==> inputs of 10-08 <==
==> flow/design.v (excerpt) <==
module CORDIC_Top (
    input clk,
    input [31:0] target,
	 output [31:0] cos_x
);
Settings: LEC_CHECK=0, CAP_MARGIN=20, CELL_PAD_IN_SITES_GLOBAL_PLACEMENT=3, CORE_MARGIN=3, CORE_UTILIZATION=35, CTS_CLUSTER_SIZE=28, GPL_ROUTABILITY_DRIVEN=1, MAX_ROUTING_LAYER=met4, PLACE_DENSITY_LB_ADDON=0.04, SLEW_MARGIN=20, TNS_END_PERCENT=5; clock period 10.6 ns.
run.sh (not shown) runs the stock make flow with config.mk's settings and CLKGATE_MAP_FILE=.
==> 05-23 (differences from 10-08) <==
- CELL_PAD_IN_SITES_GLOBAL_PLACEMENT: 3 -> 0
- CORE_UTILIZATION: 35 -> 72
- CTS_CLUSTER_DIAMETER: default -> 340
- SETUP_SLACK_MARGIN: default -> 2.34
- TNS_END_PERCENT: 5 -> 100
==> flow/constraint.sdc (replaced) <==
create_clock -name core_clock -period 7.86 [get_ports {clk}]
set_input_delay 1.5720 -clock core_clock [delete_from_list [all_inputs] [get_ports {clk}]]
set_output_delay 1.5720 -clock core_clock [all_outputs]
set_load 0.01 [all_outputs]
==> results <==
- 05-23 never finished: it broke off in global routing (5_1_grt) with GRT-0232. 10-08 finished clean.
- Die size: 05-23 is smaller than 10-08 (about 50%).
- In synthesized cell count, 10-08 and 05-23 do not differ.
- Synthesized area is the same in 10-08 and 05-23.

* * *

==> inputs of wip/quartz <==
==> flow/design.v <==
module CORDIC_Stage (
	input clk,
	input rst,
	input sign_in,
	input USE_SIN_in,
	input [7:0] ite,
	input [32:0] arctan_in_1,
	input [32:0] arctan_in_2,
	input [32:0] target_in,
	input [32:0] curr_angle_in,
	input [32:0] x_in,
	input [32:0] y_in,
	output sign_out,
	output USE_SIN_out,
	output [32:0] curr_angle_out,
	output [32:0] x_out,
	output [32:0] y_out,
	output [32:0] target_out
	);
	reg sign;
	reg [32:0] x[0:1];
	reg [32:0] y[0:1];
	reg [32:0] y_tmp[0:3];
	reg [32:0] x_tmp[0:3];
	reg [3:0] count[0:1];
	reg [32:0] current_angle[0:1];
	reg [32:0] atan[0:1];
	reg [32:0] target_q;
	reg USE_SIN_q;
	reg sign_q;
	reg [32:0] x_q;
	reg [32:0] y_q;
	reg [32:0] current_angle_q;
	always @(posedge clk) begin
			sign = sign_in;
			target_q <= target_in;
			USE_SIN_q <= USE_SIN_in;
			count[0] = ite[7:4];
			y_tmp[0] = sign ? y_in : ~y_in+1;
			y_tmp[1] = {y_tmp[0][32], y_tmp[0][31:0]>>count[0]};
			x_tmp[0] = sign ? x_in : ~x_in+1;
			x_tmp[1] = {x_tmp[0][32], x_tmp[0][31:0]>>count[0]};
			x[0] = x_in + y_tmp[1];
			y[0] = x_tmp[1] + y_in;
			atan[0] = sign ? arctan_in_1 : ~arctan_in_1+1;
			current_angle[0] = curr_angle_in + atan[0];
			if (current_angle[0] > target_in) begin
				sign = 1'b0;
			end
			else begin
				sign = 1'b1;
			end
			count[1] = ite[3:0];
			y_tmp[2] = sign ? y[0] : ~y[0]+1;
			y_tmp[3] = {y_tmp[2][32], y_tmp[2][31:0]>>count[1]};
			x_tmp[2] = sign ? x[0] : ~x[0]+1;
			x_tmp[3] = {x_tmp[2][32], x_tmp[2][31:0]>>count[1]};
			x[1] = x[0] + y_tmp[3];
			y[1] = x_tmp[3] + y[0];
			atan[1] = sign ? arctan_in_2 : ~arctan_in_2+1;
			current_angle[1] = current_angle[0] + atan[1];
			if (current_angle[1] > target_in) begin
				sign = 1'b0;
			end
			else begin
				sign = 1'b1;
			end
			sign_q <= sign;
			x_q <= x[1];
			y_q <= y[1];
			current_angle_q <= current_angle[1];
	end
	assign sign_out = sign_q;
	assign curr_angle_out = current_angle_q;
	assign x_out = x_q;
	assign y_out = y_q;
	assign USE_SIN_out = USE_SIN_q;
	assign target_out = target_q;
endmodule
module CORDIC_Top (
    input clk,
    input [31:0] target,
	 output [31:0] cos_x
);
	wire sign_intermediate[0:6];
	wire USE_SIN_intermediate[0:6];
	wire [32:0] angle_intermediate[0:6];
	wire [32:0] x_intermediate[0:6];
	wire [32:0] y_intermediate[0:6];
	wire [32:0] target_intermediate[0:6];
	wire [32:0] arctan[0:13];
	wire [7:0] ite[0:6];
	wire [32:0] x_init = 33'b01;
	wire [32:0] y_init = 33'b001;
	assign arctan[0]  = 33'b000011111010110110111011000000000;
	assign arctan[1]  = 33'b000001111111010101101110101010000;
	assign arctan[2]  = 33'b000000111111111010101011011110000;
	assign arctan[3]  = 33'b000000011111111111010101010111000;
	assign arctan[4]  = 33'b000000001111111111111010101010110;
	assign arctan[5]  = 33'b000000000111111111111111010101011;
	assign arctan[6]  = 33'b000000000011111111111111111010110;
	assign arctan[7]  = 33'b000000000001111111111111111111011;
	assign arctan[8]  = 33'b000000000000111111111111111111111;
	assign arctan[9]  = 33'b000000000000100000000000000000000;
	assign arctan[10] = 33'b000000000000010000000000000000000;
	assign arctan[11] = 33'b000000000000001000000000000000000;
	assign arctan[12] = 33'b000000000000000100000000000000000;
	assign arctan[13] = 33'b000000000000000010000000000000000;
	assign ite[0]  = 8'b00100011;
	assign ite[1]  = 8'b01000101;
	assign ite[2]  = 8'b01100111;
	assign ite[3]  = 8'b10001001;
	assign ite[4]  = 8'b10101011;
	assign ite[5]  = 8'b11001101;
	assign ite[6]  = 8'b11101111;
	reg init_sign;
	reg USE_SIN;
	wire [32:0] init_angle = 33'b000111011010110001100111000000000;
	reg [32:0] ext_target;
	reg [32:0] fin_target;
	always @* begin
		ext_target = { 1'b0 , target};
		USE_SIN = 0;
		if (ext_target > init_angle) begin
			if (ext_target > 33'b00111) begin
				fin_target = 33'b011001001000011111101101010100010 + (~ext_target + 1);
				init_sign = 1;
				USE_SIN = 1;
			end else begin
				init_sign = 1;
				fin_target = ext_target;
			end
		end
		else begin
			init_sign = 0;
			fin_target = ext_target;
		end
	end
	CORDIC_Stage stage1(
		 .clk(clk),
		 .sign_in(init_sign),
		 .USE_SIN_in(USE_SIN),
		 .ite(ite[0]),
		 .target_in(fin_target),
		 .arctan_in_1(arctan[0]),
		 .arctan_in_2(arctan[1]),
		 .curr_angle_in(init_angle),
		 .x_in(x_init),
		 .y_in(y_init),
		 .sign_out(sign_intermediate[0]),
		 .curr_angle_out(angle_intermediate[0]),
		 .x_out(x_intermediate[0]),
		 .y_out(y_intermediate[0]),
		 .target_out(target_intermediate[0]),
		 .USE_SIN_out(USE_SIN_intermediate[0])
	);
	CORDIC_Stage stage2(
		 .clk(clk),
		 .sign_in(sign_intermediate[0]),
		 .USE_SIN_in(USE_SIN_intermediate[0]),
		 .ite(ite[1]),
		 .target_in(target_intermediate[0]),
		 .arctan_in_1(arctan[2]),
		 .arctan_in_2(arctan[3]),
		 .curr_angle_in(angle_intermediate[0]),
		 .x_in(x_intermediate[0]),
		 .y_in(y_intermediate[0]),
		 .sign_out(sign_intermediate[1]),
		 .curr_angle_out(angle_intermediate[1]),
		 .x_out(x_intermediate[1]),
		 .y_out(y_intermediate[1]),
		 .target_out(target_intermediate[1]),
		 .USE_SIN_out(USE_SIN_intermediate[1])
	);
	CORDIC_Stage stage3(
		 .clk(clk),
		 .sign_in(sign_intermediate[1]),
		 .USE_SIN_in(USE_SIN_intermediate[1]),
		 .ite(ite[2]),
		 .target_in(target_intermediate[1]),
		 .arctan_in_1(arctan[4]),
		 .arctan_in_2(arctan[5]),
		 .curr_angle_in(angle_intermediate[1]),
		 .x_in(x_intermediate[1]),
		 .y_in(y_intermediate[1]),
		 .sign_out(sign_intermediate[2]),
		 .curr_angle_out(angle_intermediate[2]),
		 .x_out(x_intermediate[2]),
		 .y_out(y_intermediate[2]),
		 .target_out(target_intermediate[2]),
		 .USE_SIN_out(USE_SIN_intermediate[2])
	);
	CORDIC_Stage stage4(
		 .clk(clk),
		 .sign_in(sign_intermediate[2]),
		 .USE_SIN_in(USE_SIN_intermediate[2]),
		 .ite(ite[3]),
		 .target_in(target_intermediate[2]),
		 .arctan_in_1(arctan[6]),
		 .arctan_in_2(arctan[7]),
		 .curr_angle_in(angle_intermediate[2]),
		 .x_in(x_intermediate[2]),
		 .y_in(y_intermediate[2]),
		 .sign_out(sign_intermediate[3]),
		 .curr_angle_out(angle_intermediate[3]),
		 .x_out(x_intermediate[3]),
		 .y_out(y_intermediate[3]),
		 .target_out(target_intermediate[3]),
		 .USE_SIN_out(USE_SIN_intermediate[3])
	);
	CORDIC_Stage stage5(
		 .clk(clk),
		 .sign_in(sign_intermediate[3]),
		 .USE_SIN_in(USE_SIN_intermediate[3]),
		 .ite(ite[4]),
		 .target_in(target_intermediate[3]),
		 .arctan_in_1(arctan[8]),
		 .arctan_in_2(arctan[9]),
		 .curr_angle_in(angle_intermediate[3]),
		 .x_in(x_intermediate[3]),
		 .y_in(y_intermediate[3]),
		 .sign_out(sign_intermediate[4]),
		 .curr_angle_out(angle_intermediate[4]),
		 .x_out(x_intermediate[4]),
		 .y_out(y_intermediate[4]),
		 .target_out(target_intermediate[4]),
		 .USE_SIN_out(USE_SIN_intermediate[4])
	);
	CORDIC_Stage stage6(
		 .clk(clk),
		 .sign_in(sign_intermediate[4]),
		 .USE_SIN_in(USE_SIN_intermediate[4]),
		 .ite(ite[5]),
		 .target_in(target_intermediate[4]),
		 .arctan_in_1(arctan[10]),
		 .arctan_in_2(arctan[11]),
		 .curr_angle_in(angle_intermediate[4]),
		 .x_in(x_intermediate[4]),
		 .y_in(y_intermediate[4]),
		 .sign_out(sign_intermediate[5]),
		 .curr_angle_out(angle_intermediate[5]),
		 .x_out(x_intermediate[5]),
		 .y_out(y_intermediate[5]),
		 .target_out(target_intermediate[5]),
		 .USE_SIN_out(USE_SIN_intermediate[5])
	);
	CORDIC_Stage stage7(
		 .clk(clk),
		 .sign_in(sign_intermediate[5]),
		 .USE_SIN_in(USE_SIN_intermediate[5]),
		 .ite(ite[6]),
		 .target_in(target_intermediate[5]),
		 .arctan_in_1(arctan[12]),
		 .arctan_in_2(arctan[13]),
		 .curr_angle_in(angle_intermediate[5]),
		 .x_in(x_intermediate[5]),
		 .y_in(y_intermediate[5]),
		 .sign_out(sign_intermediate[6]),
		 .curr_angle_out(angle_intermediate[6]),
		 .x_out(x_intermediate[6]),
		 .y_out(y_intermediate[6]),
		 .target_out(target_intermediate[6]),
		 .USE_SIN_out(USE_SIN_intermediate[6])
	);
	wire [31:0] K = 32'b01101101111011001010110110001011;
	wire [31:0] done;
	assign done = USE_SIN_intermediate[6] ? y_intermediate[6][31:0] : x_intermediate[6][31:0];
	assign cos_x = done*K;
endmodule
==> flow/run.sh <==
#!/bin/bash
# the make line also repeats each setting of config.mk as NAME=value (left out here)
make -C /OpenROAD-flow-scripts/flow DESIGN_CONFIG=/design/flow/config.mk WORK_HOME=/design/flow/orfs CLKGATE_MAP_FILE= finish
==> flow/config.mk <==
export PLATFORM = sky130hd
export DESIGN_NAME = CORDIC_Top
export DESIGN_NICKNAME = CORDIC_Top
export VERILOG_FILES = /design/flow/design.v
export SDC_FILE = /design/flow/constraint.sdc
export NUM_CORES = 4
export LEC_CHECK = 0
export ABC_AREA = 1
export CAP_MARGIN = 10
export CELL_PAD_IN_SITES_DETAIL_PLACEMENT = 2
export CELL_PAD_IN_SITES_GLOBAL_PLACEMENT = 2
export CORE_ASPECT_RATIO = 0.99
export CORE_MARGIN = 2
export CORE_UTILIZATION = 37
export CTS_CLUSTER_DIAMETER = 385
export GPL_ROUTABILITY_DRIVEN = 0
export GPL_TIMING_DRIVEN = 0
export HOLD_SLACK_MARGIN = 0.28
export MIN_ROUTING_LAYER = met1
export PLACE_DENSITY_LB_ADDON = 0.14
export SLEW_MARGIN = 40
export TNS_END_PERCENT = 60
==> flow/constraint.sdc <==
create_clock -name core_clock -period 14.6 [get_ports {clk}]
set_input_delay 2.9200 -clock core_clock [delete_from_list [all_inputs] [get_ports {clk}]]
set_output_delay 2.9200 -clock core_clock [all_outputs]
set_load 0.01 [all_outputs]
==> inputs of wip/cedar, as changes to wip/quartz <==
- ABC_AREA: 1 -> unset
- CAP_MARGIN: 10 -> 20
- CELL_PAD_IN_SITES_DETAIL_PLACEMENT: 2 -> unset
- CELL_PAD_IN_SITES_GLOBAL_PLACEMENT: 2 -> unset
- CORE_ASPECT_RATIO: 0.99 -> unset
- CORE_UTILIZATION: 37 -> 72
- CTS_CLUSTER_DIAMETER: 385 -> unset
- GPL_ROUTABILITY_DRIVEN: 0 -> unset
- GPL_TIMING_DRIVEN: 0 -> unset
- HOLD_SLACK_MARGIN: 0.28 -> unset
- MIN_ROUTING_LAYER: met1 -> unset
- PLACE_DENSITY_LB_ADDON: 0.14 -> 0.0
- SETUP_SLACK_MARGIN: unset -> 2.56
- SLEW_MARGIN: 40 -> 20
- TNS_END_PERCENT: 60 -> unset
==> flow/constraint.sdc (replaced) <==
create_clock -name core_clock -period 8.94 [get_ports {clk}]
set_input_delay 1.7880 -clock core_clock [delete_from_list [all_inputs] [get_ports {clk}]]
set_output_delay 1.7880 -clock core_clock [all_outputs]
set_load 0.01 [all_outputs]
==> comparison <==
Between wip/cedar and wip/quartz, the lower core utilization is in wip/quartz (gap 47 points).
Global-route usage: wip/quartz is lower than wip/cedar (14 points).
Cell count: wip/quartz is larger than wip/cedar (17%).
Non-clock buffer count: wip/quartz is lower than wip/cedar (429).
wip/quartz passed the timing, DRC and antenna checks. wip/cedar finished with negative setup slack left.
Area after synthesis is about the same in wip/cedar and wip/quartz.
